==> flow/design.v <==
module ALU #(
    parameter DATA_W = 32
)
(
    input                       i_clk,    
    input                       i_rst_n,  
    input                       i_valid,  
    input [DATA_W - 1 : 0]      i_A,      
    input [DATA_W - 1 : 0]      i_B,      
    input [         2 : 0]      i_inst,   
    output [2*DATA_W - 1 : 0]   o_data,   
    output                      o_done    
);
    parameter S_IDLE           = 2'd0;
    parameter S_ONE_CYCLE_OP   = 2'd1;
    parameter S_MULTI_CYCLE_OP = 2'd2;
    reg  [         1: 0] state, state_nxt;  
    reg  [  DATA_W-1: 0] operand_a, operand_a_nxt;
    reg  [  DATA_W-1: 0] operand_b, operand_b_nxt;
    reg  [         2: 0] inst, inst_nxt;
    wire [  DATA_W-1: 0] add_buf, sub_buf;
    reg  [  2*DATA_W: 0] shift_reg, shift_reg_nxt;
    reg                  done, done_nxt;
    reg  [         4: 0] counter;
    assign add_buf = operand_a + operand_b;
    assign sub_buf = operand_a - operand_b;
    assign o_data = shift_reg[ 2*DATA_W-1: 0];
    assign o_done = done;
    always @(*) begin
        if (i_valid) begin
            operand_a_nxt = i_A;
            operand_b_nxt = i_B;
            inst_nxt      = i_inst;
        end
        else begin
            operand_a_nxt = operand_a;
            operand_b_nxt = operand_b;
            inst_nxt      = inst;
        end
    end
    always @(*) begin
        case(state)
            S_IDLE           :  begin
                if (i_valid) state_nxt = (i_inst >= 6 ) ? S_MULTI_CYCLE_OP : S_ONE_CYCLE_OP;
                else state_nxt = state;
            end
            S_ONE_CYCLE_OP   :  state_nxt = S_IDLE;
            S_MULTI_CYCLE_OP :  state_nxt = (counter == 31) ? S_IDLE : state;           
            default : state_nxt = state;
        endcase
    end
    always @(posedge i_clk) begin 
        counter <= (state == S_MULTI_CYCLE_OP) ? counter + 5'd1 : 5'd0;
    end
    always @(*) begin
        shift_reg_nxt = shift_reg;
        case (state)
            S_IDLE          : begin
                shift_reg_nxt = 65'b0;
                done_nxt = 1'b0;
            end
            S_ONE_CYCLE_OP  : begin
                case (inst)
                    3'd0    : begin
                        if ((operand_a[DATA_W-1] == 1) && (operand_b[DATA_W-1] == 1) && (add_buf[DATA_W-1] == 0))
                            shift_reg_nxt[31:0] = {1'b1, 31'b0};
                        else if ((operand_a[DATA_W-1] == 0) && (operand_b[DATA_W-1] == 0) && (add_buf[DATA_W-1] == 1))
                            shift_reg_nxt[31:0] = {1'b0, {31{1'b1}}};
                        else
                            shift_reg_nxt[31:0] = add_buf;
                    end
                    3'd1    : begin
                        if ((operand_a[DATA_W-1] == 1) && (operand_b[DATA_W-1] == 0) && (sub_buf[DATA_W-1] == 0))
                            shift_reg_nxt[31:0] = {1'b1, 31'b0};
                        else if ((operand_a[DATA_W-1] == 0) && (operand_b[DATA_W-1] == 1) && (sub_buf[DATA_W-1] == 1))
                            shift_reg_nxt[31:0] = {1'b0, {31{1'b1}}};
                        else
                            shift_reg_nxt[31:0] = sub_buf;
                    end
                    3'd2    : shift_reg_nxt[31:0] = operand_a & operand_b;
                    3'd3    : shift_reg_nxt[31:0] = operand_a | operand_b;
                    3'd4    : shift_reg_nxt[31:0] = ($signed(operand_a) < $signed(operand_b)) ? 32'd1 : 32'd0;
                    3'd5    : shift_reg_nxt[31:0] = $signed(operand_a) >>> $signed(operand_b);
                    default : shift_reg_nxt[31:0] = shift_reg[31:0];
                endcase
                shift_reg_nxt[64:32] = 33'b0;
                done_nxt = 1'b1;
            end
            S_MULTI_CYCLE_OP: begin
                case (inst)
                    3'd6    : begin
                        if (counter == 0)
                            shift_reg_nxt[31:0] = operand_a;
                        else
                            shift_reg_nxt[31:0] = shift_reg[31:0];
                        if(shift_reg_nxt[0] == 1)
                            shift_reg_nxt[64:32] = shift_reg[63:32] + operand_b;
                        else
                            shift_reg_nxt[64:32] = shift_reg[63:32];
                        shift_reg_nxt = shift_reg_nxt >> 1;
                        if (counter == 31) 
                            done_nxt = 1'b1;
                        else 
                            done_nxt = 1'b0;
                    end
                    3'd7    :begin
                        if (counter == 0) begin
                            if ((operand_b == 1) && (operand_a[31] == 1)) begin
                                shift_reg_nxt[31:1] = operand_a[30:0];
                                shift_reg_nxt[32] = 0;
                                shift_reg_nxt[0] = 1;
                            end
                            else begin
                                shift_reg_nxt[32:1] = operand_a;
                                shift_reg_nxt[0] = 0;
                            end
                            shift_reg_nxt[63:33] = shift_reg[63:33];
                        end
                        else begin
                            if (shift_reg[63:32] >= operand_b) begin
                                shift_reg_nxt[63:32] = shift_reg[63:32] - operand_b;
                                shift_reg_nxt[0] = 1;
                            end
                            else begin
                                shift_reg_nxt[63:32] = shift_reg[63:32];
                                shift_reg_nxt[0] = 0;
                            end
                            shift_reg_nxt[31:1] = shift_reg[31:1];
                        end
                        if (counter == 31) 
                            done_nxt = 1'b1;
                        else begin
                            shift_reg_nxt = shift_reg_nxt << 1;
                            done_nxt = 1'b0;
                        end
                    end
                    default :begin
                        shift_reg_nxt = shift_reg;
                        done_nxt = done;
                    end
                endcase
            end
            default : begin
                shift_reg_nxt = shift_reg;
                done_nxt = 1'b0;
            end
        endcase
    end
    always @(posedge i_clk or negedge i_rst_n) begin
        if(!i_rst_n) begin 
            done <= 0;
        end
        else begin
            done <= done_nxt;
        end
    end
    always @(posedge i_clk or negedge i_rst_n) begin
        if (!i_rst_n) begin
            state       <= S_IDLE;
            operand_a   <= 0;
            operand_b   <= 0;
            inst        <= 0;
            shift_reg   <= 0;
        end
        else begin
            state       <= state_nxt;
            operand_a   <= operand_a_nxt;
            operand_b   <= operand_b_nxt;
            inst        <= inst_nxt;
            shift_reg   <= shift_reg_nxt;
        end
    end
endmodule
export LEC_CHECK = 0
export ABC_AREA = 1
export CAP_MARGIN = 15
export CELL_PAD_IN_SITES_DETAIL_PLACEMENT = 1
export CORE_ASPECT_RATIO = 1.15
export CORE_MARGIN = 6
export CORE_UTILIZATION = 57
export CTS_CLUSTER_DIAMETER = 222
export CTS_CLUSTER_SIZE = 22
export GPL_ROUTABILITY_DRIVEN = 1
export GPL_TIMING_DRIVEN = 0
export HOLD_SLACK_MARGIN = 0.05
export MAX_ROUTING_LAYER = met4
export PLACE_DENSITY_LB_ADDON = 0.23
export SETUP_SLACK_MARGIN = -0.25
export SLEW_MARGIN = 35
create_clock -name core_clock -period 3.77 [get_ports {i_clk}]
run.sh (not shown) runs the stock make flow with config.mk's settings and CLKGATE_MAP_FILE=.
The first run stopped in clock tree synthesis, error DPL-0033.
Then changed:
==> flow/config.mk (replaced) <==
export PLATFORM = sky130hd
export DESIGN_NAME = ALU
export DESIGN_NICKNAME = ALU
export VERILOG_FILES = /design/flow/design.v
export SDC_FILE = /design/flow/constraint.sdc
export NUM_CORES = 4
export LEC_CHECK = 0
export CAP_MARGIN = 20
export CORE_MARGIN = 2
export CORE_UTILIZATION = 70
export CTS_CLUSTER_SIZE = 35
export SLEW_MARGIN = 20
==> flow/constraint.sdc (replaced) <==
create_clock -name core_clock -period 3.3 [get_ports {i_clk}]
set_input_delay 0.6600 -clock core_clock [delete_from_list [all_inputs] [get_ports {i_clk}]]
set_output_delay 0.6600 -clock core_clock [all_outputs]
set_load 0.01 [all_outputs]
=> Now the flow failed in global routing, error GRT-0232. Die size fell by a quarter to a third. Synthesized cell count fell by about a fifth. Synthesized area fell by a few percent.
Then changed:
--- a/flow/config.mk
+++ b/flow/config.mk
@@ -9,4 +9,5 @@
 export CORE_MARGIN = 2
-export CORE_UTILIZATION = 70
-export CTS_CLUSTER_SIZE = 35
+export CORE_UTILIZATION = 40
+export CTS_CLUSTER_DIAMETER = 41
+export GPL_TIMING_DRIVEN = 0
 export SLEW_MARGIN = 20
==> flow/constraint.sdc (replaced) <==
create_clock -name core_clock -period 7.0 [get_ports {i_clk}]
set_input_delay 1.4000 -clock core_clock [delete_from_list [all_inputs] [get_ports {i_clk}]]
set_output_delay 1.4000 -clock core_clock [all_outputs]
set_load 0.01 [all_outputs]
Outcome: The new run finished with timing, DRC and antenna clean; die size goes up by about 70%; synthesized cell count stays the same; area after synthesis does not change.
Then changed:
--- a/flow/config.mk
+++ b/flow/config.mk
@@ -8,6 +8,9 @@
 export CAP_MARGIN = 20
+export CELL_PAD_IN_SITES_GLOBAL_PLACEMENT = 2
+export CORE_ASPECT_RATIO = 1.99
 export CORE_MARGIN = 2
-export CORE_UTILIZATION = 40
-export CTS_CLUSTER_DIAMETER = 41
-export GPL_TIMING_DRIVEN = 0
-export SLEW_MARGIN = 20
+export CORE_UTILIZATION = 36
+export CTS_CLUSTER_DIAMETER = 351
+export CTS_CLUSTER_SIZE = 98
+export PLACE_DENSITY = 0.89
+export SLEW_MARGIN = 0
Outcome:
- The changed run produced a clean layout
- sequential power falls by about 5%
- design area falls by 2.1%
- wire length falls by 8.7%
- final cell count falls by 2.7%
- power falls by 4.1%
- non-clock buffer count falls by 139
- combinational power falls by 4.5%
- synthesized cell count is unchanged
Then changed:
==> flow/config.mk (replaced) <==
export PLATFORM = sky130hd
export DESIGN_NAME = ALU
export DESIGN_NICKNAME = ALU
export VERILOG_FILES = /design/flow/design.v
export SDC_FILE = /design/flow/constraint.sdc
export NUM_CORES = 4
export LEC_CHECK = 0
export CAP_MARGIN = 20
export CORE_MARGIN = 2
export CORE_UTILIZATION = 72
export SETUP_SLACK_MARGIN = 1.05
export SLEW_MARGIN = 20
export TNS_END_PERCENT = 5
==> flow/constraint.sdc (replaced) <==
create_clock -name core_clock -period 3.64 [get_ports {i_clk}]
set_input_delay 0.7280 -clock core_clock [delete_from_list [all_inputs] [get_ports {i_clk}]]
set_output_delay 0.7280 -clock core_clock [all_outputs]
set_load 0.01 [all_outputs]
After rerunning:
- The new run stopped in global routing, error GRT-0232
- die size falls by 49%
- synthesized area is unchanged
- synthesized cell count is unchanged
Power is estimated from default activity; no workload was simulated.
